== red ==
==> flow/design.v <==
`timescale 1ns / 1ps
module clock #(parameter start_time = 0, parameter end_time = 100)(
    input wire in,
    input wire rst,
    output reg out,
    output wire rise
);
    reg [31:0] counter;
    assign rise = (counter >= (end_time >> 1)) & ~out;
    always @(posedge in) begin
        if (rst) begin
            counter <= start_time;
            out <= 1'b0;
        end else begin
            counter <= (counter >= (end_time >> 1)) ? 1 : counter + 1;
            out <= (counter >= (end_time >> 1)) ? ~out : out;
        end
    end
endmodule
`timescale 1ns / 1ps
module stopwatch(clk, rst, btnS, btnR, sw, an, seg);
input clk;
input rst;
input btnS, btnR;
input [7:0] sw;
output reg [3:0] an;
output reg [7:0] seg;
reg [3:0] seg_value;
wire [3:0] seg3, seg2, seg1, seg0;
reg adj_sec;
reg adj;
reg digits_on;
wire one_hz_clk;
wire two_hz_clk;
wire segment_clk;
wire blink_clk;
wire debounce_clk;
wire one_hz_rise;
wire two_hz_rise;
wire segment_rise;
wire blink_rise;
wire debounce_rise;
reg [31:0] sec_counter;
reg [1:0] seg_index;
clock #(.start_time(0), .end_time(200)) my_one_hz_clk(.in(clk), .rst(rst), .out(one_hz_clk), .rise(one_hz_rise));
clock #(.start_time(0), .end_time(100)) my_two_hz_clk(.in(clk), .rst(rst), .out(two_hz_clk), .rise(two_hz_rise));
clock #(.start_time(0), .end_time(4)) my_segment_clk(.in(clk), .rst(rst), .out(segment_clk), .rise(segment_rise));
clock #(.start_time(0), .end_time(20)) my_blink_clk(.in(clk), .rst(rst), .out(blink_clk), .rise(blink_rise));
clock #(.start_time(0), .end_time(10)) my_debounce_clk(.in(clk), .rst(rst), .out(debounce_clk), .rise(debounce_rise));
wire [1:0] next_index = seg_index + 2'd1;
assign seg0 = (sec_counter % 60)  % 10;
assign seg1 = (sec_counter % 60)  / 10;
assign seg2 = (sec_counter / 60)  % 10;
assign seg3 = (sec_counter / 600) % 10;
always @(*) begin
    case (next_index)
        0: seg_value = (digits_on || ~sw[1]) ? seg0 : 10;
        1: seg_value = (digits_on || ~sw[1]) ? seg1 : 10;
        2: seg_value = (digits_on ||  sw[1]) ? seg2 : 10;
        default: seg_value = (digits_on ||  sw[1]) ? seg3 : 10;
    endcase
end
always @(posedge clk) begin
    if (rst) begin
        adj_sec   <= 1'b0;
        adj       <= 1'b0;
        seg_index <= 2'd0;
        an        <= 4'b1111;
        seg       <= 8'b11111111;
    end else if (segment_rise) begin
        adj_sec   <= sw[1];
        adj       <= sw[0];
        seg_index <= next_index;
        an        <= ~(4'b0001 << next_index);
        case (seg_value)
            0: seg <= ~8'b11111100;
            1: seg <= ~8'b01100000;
            2: seg <= ~8'b11011010;
            3: seg <= ~8'b11110010;
            4: seg <= ~8'b01100110;
            5: seg <= ~8'b10110110;
            6: seg <= ~8'b10111110;
            7: seg <= ~8'b11100000;
            8: seg <= ~8'b11111110;
            9: seg <= ~8'b11110110;
            default: seg <= 8'b11111111;
        endcase
    end
end
reg [1:0] reset_state;
reg [2:0] pause_state;
reg stop_tick;
reg has_ticked_once;
wire [1:0] reset_sample = {btnR, reset_state[1]};
wire [2:0] pause_sample = {pause_state[2] && btnS, btnS, pause_state[1]};
always @(posedge clk) begin
    if (rst) begin
        reset_state     <= 2'b00;
        pause_state     <= 3'b000;
        stop_tick       <= 1'b0;
        has_ticked_once <= 1'b0;
        sec_counter     <= 32'd0;
    end else if (debounce_rise) begin
        if (reset_sample == 2'b11) begin
            reset_state <= 2'b00;
            pause_state <= pause_sample;
            sec_counter <= 0;
        end else if (pause_sample == 3'b011) begin
            reset_state <= reset_sample;
            pause_state <= 3'b100;
            stop_tick   <= ~stop_tick;
        end else begin
            reset_state <= reset_sample;
            pause_state <= pause_sample;
            if (adj ? two_hz_clk : one_hz_clk) begin
                if (~has_ticked_once && ~stop_tick) begin
                    has_ticked_once <= 1'b1;
                    if (adj && ~adj_sec) begin
                        sec_counter <= (sec_counter / 60 >= 99)
                                  ? (sec_counter % 60)
                                  : (sec_counter + 60);
                    end else if (adj) begin
                        sec_counter <= (sec_counter / 60) * 60 + ((sec_counter + 1) % 60);
                    end else begin
                        sec_counter <= sec_counter + 1;
                    end
                end
            end else has_ticked_once <= 1'b0;
        end
    end
end
always @(posedge clk) begin
    if (rst)
        digits_on <= 1'b0;
    else if (blink_rise)
        digits_on <= (~adj || ~digits_on);
end
endmodule
Settings: LEC_CHECK=0, ABC_AREA=1, CAP_MARGIN=15, CELL_PAD_IN_SITES_DETAIL_PLACEMENT=0, CORE_MARGIN=2, CORE_UTILIZATION=72, CTS_CLUSTER_DIAMETER=276, CTS_CLUSTER_SIZE=14, GPL_TIMING_DRIVEN=1, PLACE_DENSITY=0.37, SETUP_SLACK_MARGIN=4.78, SLEW_MARGIN=20, TNS_END_PERCENT=85; clock period 19.1 ns.
run.sh (not shown) runs the stock make flow with config.mk's settings and CLKGATE_MAP_FILE=.
Status: red FAILED at global routing (tool error)
The following lists how blue was set up differently from red:
Settings: GPL_TIMING_DRIVEN: 1 -> unset; CAP_MARGIN: 15 -> 20; TNS_END_PERCENT: 85 -> unset; SETUP_SLACK_MARGIN: 4.78 -> -1.28; CTS_CLUSTER_SIZE: 14 -> 99; CELL_PAD_IN_SITES_DETAIL_PLACEMENT: 0 -> unset; CTS_CLUSTER_DIAMETER: 276 -> 148; PLACE_DENSITY: 0.37 -> unset; the clock period (ns, I/O delays scaled along): 19.1 -> 15.5.
## What came out
Reported for blue and red, die extent in y turned out identical to the last digit. Changes observed in blue relative to red: core area was more or less identical, synthesized area was more or less identical, worst slack at placement went down by 3620 ps. Status(blue) = ERROR, stage = clock tree synthesis.
The inputs of green differ from those of blue as listed below.
Settings: removing CTS_CLUSTER_SIZE (formerly 99); removing CTS_CLUSTER_DIAMETER (formerly 148); removing ABC_AREA (formerly 1); removing SETUP_SLACK_MARGIN (formerly -1.28); changing CORE_UTILIZATION from 72 to 40; changing the clock period (ns, I/O delays scaled along) from 15.5 to 30.0.
### Flow results
- green closes out successfully: all stages finished, all timing, DRC and antenna checks passed.
- green vs blue, placer congestion estimate went down by 0.14.
- Going from blue to green, the die area was found to have gone up by about 100%.
- Across both runs, synthesized cell count was higher for green than for blue.
- Re quantity of I/O buffers inserted on ports: no difference whatsoever between blue and green.
- Taking blue as the reference, in green mapped cell area grew by about 13%; Yosys chip area higher; count of pins on the block boundary did not really move; mux cell area share after synthesis now sits higher.
--- input diff green..orange ---
Settings: CORE_ASPECT_RATIO: unset -> 0.5; CORE_UTILIZATION: 40 -> 61; CORE_MARGIN: 2 -> 8.
==> comparison <==
From green to orange the numbers moved as follows: worst hold slack went up 4.4 ps, global-route track usage on met1 rose 11 points. Diff green -> orange: post-route cell area has decreased, core utilization rose by 22 points, wire length the detailed router placed on met1 went down by 3.4%. Of green and orange, the lower maximum clock frequency belongs to green.

---

wip/violet:
Starts from the design.v that is shown in full above.
clock: 27.9 ns
lec_check: 0
cap_margin: 20
core_margin: 2
core_utilization: 31
slew_margin: 20
The following lists how wip/nickel was set up differently from wip/violet:
Settings: setting CTS_CLUSTER_SIZE to 47 for the first time; setting CTS_CLUSTER_DIAMETER to 357 for the first time; setting SETUP_SLACK_MARGIN to -1.5 for the first time; changing CORE_UTILIZATION from 31 to 66; changing the clock period (ns, I/O delays scaled along) from 27.9 to 16.2.
==> results <==
wip/nickel: DPL-0033 in clock tree synthesis -> run aborted
Diff wip/violet -> wip/nickel: area of the placeable core shows a reduction of 53%; synthesized instance count shows no meaningful change.
The total cell area at the placement stage in wip/nickel is 1.3 times that in wip/violet.
Between wip/nickel and wip/violet, it is wip/nickel whose HPWL after detailed placement is higher, by about 34%.
wip/nickel vs wip/violet on die size: wip/nickel is the lower one.
Compared with wip/violet, in wip/nickel starting density of the core now larger, post-placement worst setup slack now smaller.
What wip/cedar does differently from wip/nickel at the input level:
Settings: CORE_ASPECT_RATIO now 1.81, previously not set; MAX_ROUTING_LAYER now met4, previously not set; CTS_CLUSTER_DIAMETER no longer set, was 357; CTS_CLUSTER_SIZE no longer set, was 47; SETUP_SLACK_MARGIN no longer set, was -1.5; the clock period (ns, I/O delays scaled along) now 19.0, was 16.2.
--- outcome ---
- wip/cedar did not finish; a tool error ended it in global routing.
- Sort wip/cedar and wip/nickel by number of placed instances with taps included, descending, and wip/nickel comes first.
- Between wip/cedar and wip/nickel, the difference in core area is negligible.
- Comparing wip/cedar with wip/nickel, the xor/xnor share of the synthesized area came out essentially unchanged.
- Going from wip/nickel to wip/cedar, detailed-placement wirelength estimate shrinks by 4.2%.
- Higher number of core rows goes to wip/cedar over wip/nickel.
- ~same die size in wip/cedar and wip/nickel
- [wip/cedar] overall die width fell about 25% relative to wip/nickel
- Looking at wip/cedar and wip/nickel, the total cell area reported by yosys after synthesis is a wash.
> inputs changed (wip/cedar -> wip/raven)
Settings: removing CORE_ASPECT_RATIO (formerly 1.81); setting TNS_END_PERCENT to 5 for the first time.
### Flow results
Status: wip/raven FAILED at global routing (tool error). Placed cell count (higher): wip/cedar. Looking at wip/cedar and wip/raven, the chip area is a wash. Diff wip/cedar and wip/raven: detailed placer's ending HPWL higher in wip/cedar. wip/raven vs wip/cedar: die extent in y down by more than a quarter. wip/raven -> wip/cedar: synthesized cell count delta 0, exact match. Starting density of the core essentially unchanged between wip/raven and wip/cedar.
## Diff of input files: wip/fjord against wip/raven
Settings: swapping 66 for 72 in CORE_UTILIZATION; clearing TNS_END_PERCENT, which used to be 5; putting CTS_CLUSTER_SIZE at 54 where nothing was set; clearing MAX_ROUTING_LAYER, which used to be met4; swapping 19.0 for 19.1 in the clock period (ns, I/O delays scaled along).
Findings:
global routing: wip/fjord exited with error
Core area ended up about 8% lower on wip/fjord than on wip/raven.
Cmp wip/fjord and wip/raven / number of placed cells counting well taps / higher: wip/raven
Against wip/raven, wip/fjord comes in 8.2% lower on total die area.
Input-level comparison between wip/willow and wip/fjord:
Settings: removing CTS_CLUSTER_SIZE (formerly 54); changing CORE_UTILIZATION from 72 to 40; changing the clock period (ns, I/O delays scaled along) from 19.1 to 27.9.
### Flow results
Area fraction in compound gates across wip/willow and wip/fjord: no real change.
Re average footprint of a synthesized cell: no difference whatsoever between wip/fjord and wip/willow.
wip/willow finished every stage and its layout cleared the timing, DRC and antenna checks.
Status(wip/fjord) = ERROR, stage = global routing
Looking only at total die size, and setting everything else aside, the higher value of wip/willow and wip/fjord goes to wip/willow.
In wip/willow the placed cell area turned out 0.0045 mm^2 lower than in wip/fjord.
[wip/willow vs wip/fjord] width of the chip: higher in wip/willow
Vertical extent of the die on wip/willow is up relative to wip/fjord.
